Setup of rev 12:
Design cfs_aligner, start of the top module:
  module cfs_aligner#(
    parameter ALGN_DATA_WIDTH = 32,
    parameter FIFO_DEPTH      = 8,
    localparam int unsigned APB_ADDR_WIDTH    = 16,
    localparam int unsigned APB_DATA_WIDTH    = 32,
    localparam int unsigned ALGN_OFFSET_WIDTH = ALGN_DATA_WIDTH <= 8 ? 1 : $clog2(ALGN_DATA_WIDTH/8),
    localparam int unsigned ALGN_SIZE_WIDTH   = $clog2(ALGN_DATA_WIDTH/8)+1
  ) (
    input wire clk,
    input wire reset_n,
    input wire[APB_ADDR_WIDTH-1:0]    paddr,
    input wire                        pwrite,
    input wire                        psel,
    input wire                        penable,
    input wire[APB_DATA_WIDTH-1:0]    pwdata,
    output wire                       pready,
    output reg[APB_DATA_WIDTH-1:0]    prdata,
    output reg                        pslverr,
    input                             md_rx_valid,
    input[ALGN_DATA_WIDTH-1:0]        md_rx_data,
    input[ALGN_OFFSET_WIDTH-1:0]      md_rx_offset,
    input[ALGN_SIZE_WIDTH-1:0]        md_rx_size,
  ...
Size in the first run: ~2,800 cells after synthesis, roughly 0.035 mm² of cells after synthesis.
make LEC_CHECK=0 CAP_MARGIN=5 CELL_PAD_IN_SITES_DETAIL_PLACEMENT=2 CORE_MARGIN=2 CORE_UTILIZATION=40 CTS_CLUSTER_DIAMETER=27 GPL_ROUTABILITY_DRIVEN=0 HOLD_SLACK_MARGIN=0.11 SLEW_MARGIN=25 TNS_END_PERCENT=45 finish   # period 11.0 ns
run.sh (not shown) runs the stock make flow with config.mk's settings and CLKGATE_MAP_FILE=.
--- input diff rev 12..rev 13 ---
- a deleted TNS_END_PERCENT that had been 45
- a change of CAP_MARGIN from 5 to 20
- a change of SLEW_MARGIN from 25 to 20
- a deleted CELL_PAD_IN_SITES_DETAIL_PLACEMENT that had been 2
- a deleted CTS_CLUSTER_DIAMETER that had been 27
- a deleted GPL_ROUTABILITY_DRIVEN that had been 0
- a deleted HOLD_SLACK_MARGIN that had been 0.11
- a change of CORE_UTILIZATION from 40 to 63
- a change of the clock period (ns, I/O delays scaled along) from 11.0 to 4.98
Findings:
Rev 13 gives less worst setup slack than rev 12 did.
NOTE: clock skew in rev 13 falls short of that of rev 12
In rev 13, the core utilization came out 25 points above the value in rev 12.
Looking at critical path capture point, the core.ctrl.push_data[36] result is from rev 12; the md_rx_ready one comes from rev 13.

========
cfs_aligner again, from the RTL that the note above started with.
clock: 10.0 ns
lec_check: 0
cap_margin: 5
core_margin: 2
core_utilization: 40
cts_cluster_diameter: 27
gpl_routability_driven: 1
hold_slack_margin: 0.11
slew_margin: 20
tns_end_percent: 50
The first run produced a clean layout.
==> next run, changes <==
- CAP_MARGIN: 5 -> 20
- CORE_UTILIZATION: 40 -> 66
- CTS_CLUSTER_DIAMETER: 27 -> default
- GPL_ROUTABILITY_DRIVEN: 1 -> default
- HOLD_SLACK_MARGIN: 0.11 -> default
- TNS_END_PERCENT: 50 -> default
- clock period: 10.0 -> 4.98 ns (I/O delays scaled with it)
The new run finished but fails on negative setup slack. Area after synthesis is unchanged. Routed wire length went down by 1.8%. Final cell count went down by about 12%. Flip-flop count does not change.
==> next run, changes <==
- CORE_UTILIZATION: 66 -> 72
- CTS_CLUSTER_DIAMETER: default -> 26
- CTS_CLUSTER_SIZE: default -> 49
- PLACE_DENSITY: default -> 0.64
- SETUP_SLACK_MARGIN: default -> 1.14
What happened: The changed run never finished: it broke off in global routing, error GRT-0116. Synthesized cell count is unchanged. Synthesized area stays the same. Die size goes down by 8.2%.

========
Starting RTL as in the previous note.
Settings: LEC_CHECK=0, CAP_MARGIN=35, CORE_MARGIN=2, CORE_UTILIZATION=72, CTS_CLUSTER_SIZE=48, PLACE_DENSITY=0.64, SETUP_SLACK_MARGIN=0.27, SLEW_MARGIN=20; clock period 4.84 ns.
The first run ran to the end with violations: negative setup slack.
Edit:
CAP_MARGIN = 20   (was 35)
CTS_CLUSTER_SIZE = 40   (was 48)
PLACE_DENSITY = 0.66   (was 0.64)
SETUP_SLACK_MARGIN = unset   (was 0.27)
clock period = 4.81 ns   (was 4.84 ns; I/O delays follow)
The new run finished but fails on negative setup slack.
Cell area shrinks slightly.
Routed wire length grows by a few percent.
Register-to-register slack is worse by 770 ps.
Via count grows slightly.
Flip-flop count stays the same.
Setup slack is worse by 530 ps.
Die area does not change.

========
Starting RTL as in the previous note.
clock: 3.98 ns
lec_check: 0
abc_area: 1
cap_margin: 20
core_margin: 2
core_utilization: 72
cts_cluster_diameter: 347
cts_cluster_size: 10
place_density: 0.89
slew_margin: 20
The starting point ended with an error in 5_1_grt.
Change:
CTS_CLUSTER_DIAMETER = default   (was 347)
CTS_CLUSTER_SIZE = default   (was 10)
PLACE_DENSITY = default   (was 0.89)
SLEW_MARGIN = 40   (was 20)
clock period = 5.68 ns   (was 3.98 ns; I/O delays follow)
=> With this change the flow finished clean; synthesized area does not change; synthesized cell count is unchanged; die area stays the same.
Change:
ABC_AREA = default   (was 1)
CORE_UTILIZATION = 40   (was 72)
SLEW_MARGIN = 20   (was 40)
clock period = 10.0 ns   (was 5.68 ns; I/O delays follow)
Outcome: Synthesized area decreases by 1.1%; wire length decreases by 14%; sequential cell count stays the same; utilization decreases by 36 points; worst setup slack gets better by 1.3 ns; critical path depth decreases by 5; first-iteration DRC count decreases by 59%.
Change:
ABC_AREA = 1   (was default)
CAP_MARGIN = 5   (was 20)
CELL_PAD_IN_SITES_DETAIL_PLACEMENT = 1   (was default)
CORE_ASPECT_RATIO = 0.63   (was default)
CORE_MARGIN = 6   (was 2)
GPL_ROUTABILITY_DRIVEN = 1   (was default)
SETUP_SLACK_MARGIN = 2.5   (was default)
TNS_END_PERCENT = 40   (was default)
- die size goes up by 6.7%
- utilization came out lower by 0.21 points
- non-clock buffer count went down by 19
- clock skew fell by 0.026 ns
- routed wire length grows by 8.6%
- setup slack gets better by 1.3 ns
- cell count grows by 18%
- worst hold slack gets better by 0.019 ns
Change:
ABC_AREA = default   (was 1)
CAP_MARGIN = 20   (was 5)
CELL_PAD_IN_SITES_DETAIL_PLACEMENT = default   (was 1)
CORE_ASPECT_RATIO = default   (was 0.63)
CORE_MARGIN = 2   (was 6)
GPL_ROUTABILITY_DRIVEN = default   (was 1)
SETUP_SLACK_MARGIN = default   (was 2.5)
TNS_END_PERCENT = default   (was 40)
clock period = 8.62 ns   (was 10.0 ns; I/O delays follow)
The changed run finished clean.
Die area came out lower by a few percent.
Cell count came out lower by about a fifth.
Wire length came out lower by a few percent.
Worst setup slack is worse by 2.3 ns.
Via count came out lower by roughly a tenth.
Critical path depth came out lower by 5.

========
Starting RTL as in the previous note.
==> flow/design.v (excerpt) <==
  module cfs_aligner#(
    parameter ALGN_DATA_WIDTH = 32,
    parameter FIFO_DEPTH      = 8,
    localparam int unsigned APB_ADDR_WIDTH    = 16,
    localparam int unsigned APB_DATA_WIDTH    = 32,
    localparam int unsigned ALGN_OFFSET_WIDTH = ALGN_DATA_WIDTH <= 8 ? 1 : $clog2(ALGN_DATA_WIDTH/8),
    localparam int unsigned ALGN_SIZE_WIDTH   = $clog2(ALGN_DATA_WIDTH/8)+1
  ) (
    input wire clk,
    input wire reset_n,
    input wire[APB_ADDR_WIDTH-1:0]    paddr,
    input wire                        pwrite,
    input wire                        psel,
    input wire                        penable,
    input wire[APB_DATA_WIDTH-1:0]    pwdata,
    output wire                       pready,
    output reg[APB_DATA_WIDTH-1:0]    prdata,
    output reg                        pslverr,
    input                             md_rx_valid,
    input[ALGN_DATA_WIDTH-1:0]        md_rx_data,
    input[ALGN_OFFSET_WIDTH-1:0]      md_rx_offset,
    input[ALGN_SIZE_WIDTH-1:0]        md_rx_size,
    output reg                        md_rx_ready,
    output reg                        md_rx_err,
    output reg                        md_tx_valid,
    output reg[ALGN_DATA_WIDTH-1:0]   md_tx_data,
    output reg[ALGN_OFFSET_WIDTH-1:0] md_tx_offset,
    output reg[ALGN_SIZE_WIDTH-1:0]   md_tx_size,
    input                             md_tx_ready,
    input                             md_tx_err,
    output reg                        irq
  );
export LEC_CHECK = 0
export ABC_AREA = 1
export CAP_MARGIN = 20
export CELL_PAD_IN_SITES_DETAIL_PLACEMENT = 1
export CELL_PAD_IN_SITES_GLOBAL_PLACEMENT = 2
export CORE_ASPECT_RATIO = 1.28
export CORE_MARGIN = 6
export CORE_UTILIZATION = 40
export GPL_ROUTABILITY_DRIVEN = 1
export MAX_ROUTING_LAYER = met4
export MIN_ROUTING_LAYER = met2
export PLACE_DENSITY = 0.4
export SETUP_SLACK_MARGIN = 2.5
export SLEW_MARGIN = 15
export TNS_END_PERCENT = 45
create_clock -name core_clock -period 11.9 [get_ports {clk}]
The baseline completed with no timing, DRC or antenna violations.
Rerun with:
ABC_AREA = default   (was 1)
CELL_PAD_IN_SITES_DETAIL_PLACEMENT = default   (was 1)
CELL_PAD_IN_SITES_GLOBAL_PLACEMENT = default   (was 2)
CORE_ASPECT_RATIO = default   (was 1.28)
CORE_MARGIN = 2   (was 6)
GPL_ROUTABILITY_DRIVEN = default   (was 1)
MAX_ROUTING_LAYER = default   (was met4)
MIN_ROUTING_LAYER = default   (was met2)
PLACE_DENSITY = default   (was 0.4)
SETUP_SLACK_MARGIN = default   (was 2.5)
SLEW_MARGIN = 20   (was 15)
TNS_END_PERCENT = default   (was 45)
clock period = 7.39 ns   (was 11.9 ns; I/O delays follow)
Worst setup slack got worse by 2.6 ns; cell area rose by 0.56%; via count shrinks by 33%.
Rerun with:
CORE_UTILIZATION = 72   (was 40)
CTS_CLUSTER_SIZE = 49   (was default)
SETUP_SLACK_MARGIN = 1.14   (was default)
clock period = 4.98 ns   (was 7.39 ns; I/O delays follow)
What happened:
- This time the run ran to the end with violations: negative setup slack
- routed wire length grows by 31%
- non-clock buffer count increases by 220
- global-route usage grows by 27 points
- cell count came out lower by about 7%
- count of clock-buffer cells in the layout went down by 12
- cell area went up by 7.2%
- synthesized area does not change
- flip-flop count is unchanged
- setup slack loses 0.52 ns
Rerun with:
CTS_CLUSTER_SIZE = 20   (was 49)
PLACE_DENSITY_LB_ADDON = 0.04   (was default)
SETUP_SLACK_MARGIN = 1.11   (was 1.14)
clock period = 3.88 ns   (was 4.98 ns; I/O delays follow)
=>
- The new run aborted during clock tree synthesis
- die area is unchanged
- synthesized area is unchanged
- synthesized cell count stays the same
Rerun with:
CAP_MARGIN = 5   (was 20)
CORE_ASPECT_RATIO = 0.89   (was default)
CTS_CLUSTER_DIAMETER = 205   (was default)
CTS_CLUSTER_SIZE = 100   (was 20)
PLACE_DENSITY = 0.36   (was default)
PLACE_DENSITY_LB_ADDON = default   (was 0.04)
Effect: With this change the flow did not get past global routing, error GRT-0232. Synthesized cell count is unchanged. Die size stays flat. Synthesized area stays the same.
Rerun with:
CAP_MARGIN = 20   (was 5)
CORE_ASPECT_RATIO = default   (was 0.89)
CORE_UTILIZATION = 66   (was 72)
CTS_CLUSTER_DIAMETER = default   (was 205)
CTS_CLUSTER_SIZE = 40   (was 100)
PLACE_DENSITY = default   (was 0.36)
SETUP_SLACK_MARGIN = default   (was 1.11)
clock period = 5.84 ns   (was 3.88 ns; I/O delays follow)
With this change the flow completed with no timing, DRC or antenna violations.
Die area goes up by 8.9%.
Area after synthesis does not change.
Synthesized cell count stays the same.

========
Setup of run A:
cfs_aligner again, from the RTL that the note above started with.
clock: 10.4 ns
lec_check: 0
abc_area: 0
cap_margin: 10
cell_pad_in_sites_detail_placement: 1
core_margin: 2
core_utilization: 35
cts_cluster_size: 41
gpl_routability_driven: 1
gpl_timing_driven: 1
place_density_lb_addon: 0.1
setup_slack_margin: -1.0
slew_margin: 25
Run A | stages: all done | timing, DRC, antenna: all pass
Changes in run B relative to run A:
- PLACE_DENSITY_LB_ADDON no longer set, was 0.1
- SLEW_MARGIN now 35, was 25
- CELL_PAD_IN_SITES_DETAIL_PLACEMENT now 0, was 1
- PLACE_DENSITY now 0.66, previously not set
- CTS_CLUSTER_DIAMETER now 29, previously not set
- CORE_UTILIZATION now 72, was 35
- SETUP_SLACK_MARGIN now 0.71, was -1.0
- the clock period (ns, I/O delays scaled along) now 4.84, was 10.4
### Flow results
Run A | status: complete | timing, DRC, antenna: pass. Run B failed in 5_1_grt with GRT-0232. Compared with run A, in run B final RePlAce weighted congestion increased by 14% relative to the old numbers, total instance count after detailed placement shows a reduction of 13%, site row count saw a decrease, synthesized chip area reported by yosys shows no meaningful change, post-CTS setup repair buffer count went up by 55. ~same adder and majority gate portion of the synthesized area in run A and run B.
Edits applied to the flow inputs when going from run B to run C:
- ABC_AREA: 0 -> 1
- CTS_CLUSTER_SIZE: 41 -> unset
- CELL_PAD_IN_SITES_DETAIL_PLACEMENT: 0 -> unset
- GPL_ROUTABILITY_DRIVEN: 1 -> unset
- GPL_TIMING_DRIVEN: 1 -> unset
- CTS_CLUSTER_DIAMETER: 29 -> unset
- SLEW_MARGIN: 35 -> 5
- SETUP_SLACK_MARGIN: 0.71 -> unset
- CAP_MARGIN: 10 -> 20
- the clock period (ns, I/O delays scaled along): 4.84 -> 6.25
[summary]
Run C ran in full, but the layout does not pass; the checks complain about negative setup slack.
Dominant non-sequential cell family after synthesis: AND-OR/OR-AND gates -> run B, simple AND/OR/NAND/NOR gates -> run C
Compared with run B, height of the die in run C increased slightly.
Run C gives more post-synthesis instance total than run B did.
Higher average cell area after synthesis was reported by run B, not run C.
Row unique cell type count in the Yosys netlist: run C lower / run B higher
Changes in run D relative to run C:
- PLACE_DENSITY: 0.66 -> unset
- CORE_UTILIZATION: 72 -> 66
- the clock period (ns, I/O delays scaled along): 6.25 -> 5.68
## What came out
Between run D and run C, it is run D whose met1 usage is lower, by 6.2 points.
As far as Yosys chip area goes, run C and run D are indistinguishable; the numbers are identical.
Proportion of cell area occupied by multi-input gates: run D vs run C — no meaningful difference
Run D reports its start-to-end type of the worst setup path as flip-flop to flip-flop while run C reports input port to primary output.
The share of the clock period used by the worst path of run D falls short of that of run C by 7.9 points.
Run D closes out successfully: all stages finished, all timing, DRC and antenna checks passed.
Relative to run C, the aggregate routed wire length measured on run D has decreased by more than 10%.
Re met1 routed wirelength after detailed routing: run C was higher than run D.
The standard cells in run D occupy more silicon area than those in run C do.

========
== red ==
Starting RTL as in the previous note.
export LEC_CHECK = 0
export CAP_MARGIN = 20
export CORE_MARGIN = 2
export CORE_UTILIZATION = 40
export CTS_CLUSTER_DIAMETER = 27
export GPL_ROUTABILITY_DRIVEN = 0
export HOLD_SLACK_MARGIN = 0.11
export SLEW_MARGIN = 20
create_clock -name core_clock -period 10.0 [get_ports {clk}]
The final layout from red, which completed every stage, passed the timing, DRC and antenna checks at the end of the flow.
### red -> blue
diff --git a/flow/config.mk b/flow/config.mk
--- a/flow/config.mk
+++ b/flow/config.mk
@@ -10,4 +10 @@
-export CORE_UTILIZATION = 40
-export CTS_CLUSTER_DIAMETER = 27
-export GPL_ROUTABILITY_DRIVEN = 0
-export HOLD_SLACK_MARGIN = 0.11
+export CORE_UTILIZATION = 11
==> flow/constraint.sdc <==
create_clock -name core_clock -period 11.8 [get_ports {clk}]
set_input_delay 2.3600 -clock core_clock [delete_from_list [all_inputs] [get_ports {clk}]]
set_output_delay 2.3600 -clock core_clock [all_outputs]
set_load 0.01 [all_outputs]
## What came out
blue vs red, post-route standard cell area excluding fillers went up by 800 um2. blue finished end to end and its layout was clean on timing, DRC and antenna. blue vs. red: largest net degree at the start of global routing went down by 5. In the reports for red and blue, the larger post-synthesis to final-layout area growth belongs to blue. red → blue: latest clock arrival within the worst-skew pair now smaller, total routed wire length on the met1 layer now larger. blue vs red: routed wire length up in blue. Area fraction in and, or, nand and nor cells after synthesis: red vs blue identical.
The following lists how green was set up differently from blue:
diff --git a/flow/config.mk b/flow/config.mk
--- a/flow/config.mk
+++ b/flow/config.mk
@@ -10 +10,2 @@
-export CORE_UTILIZATION = 11
+export CORE_UTILIZATION = 40
+export SETUP_SLACK_MARGIN = -0.71
==> flow/constraint.sdc <==
create_clock -name core_clock -period 8.62 [get_ports {clk}]
set_input_delay 1.7240 -clock core_clock [delete_from_list [all_inputs] [get_ports {clk}]]
set_output_delay 1.7240 -clock core_clock [all_outputs]
set_load 0.01 [all_outputs]
--- outcome ---
Against blue as the reference, green delivers a higher total met2 wirelength after detailed routing.
green leaves less setup margin than blue.
In the metrics for green and blue, the one carrying the lower routing usage on met1 is blue.
Fraction of the cycle the final worst path needs delta for green relative to blue: 13 points higher
[green] count of placed standard cells in the final layout, fillers left out fell about 43% relative to blue
Re routed wire length: blue was higher than green.
First-pass GRT wire length: green vs blue down about 6.6%
Highest routing layer actually used = met4: green; highest routing layer actually used = met5: blue
Per the comparison of green with blue, tap cell instance count now sits lower, critical path depth lost 1.
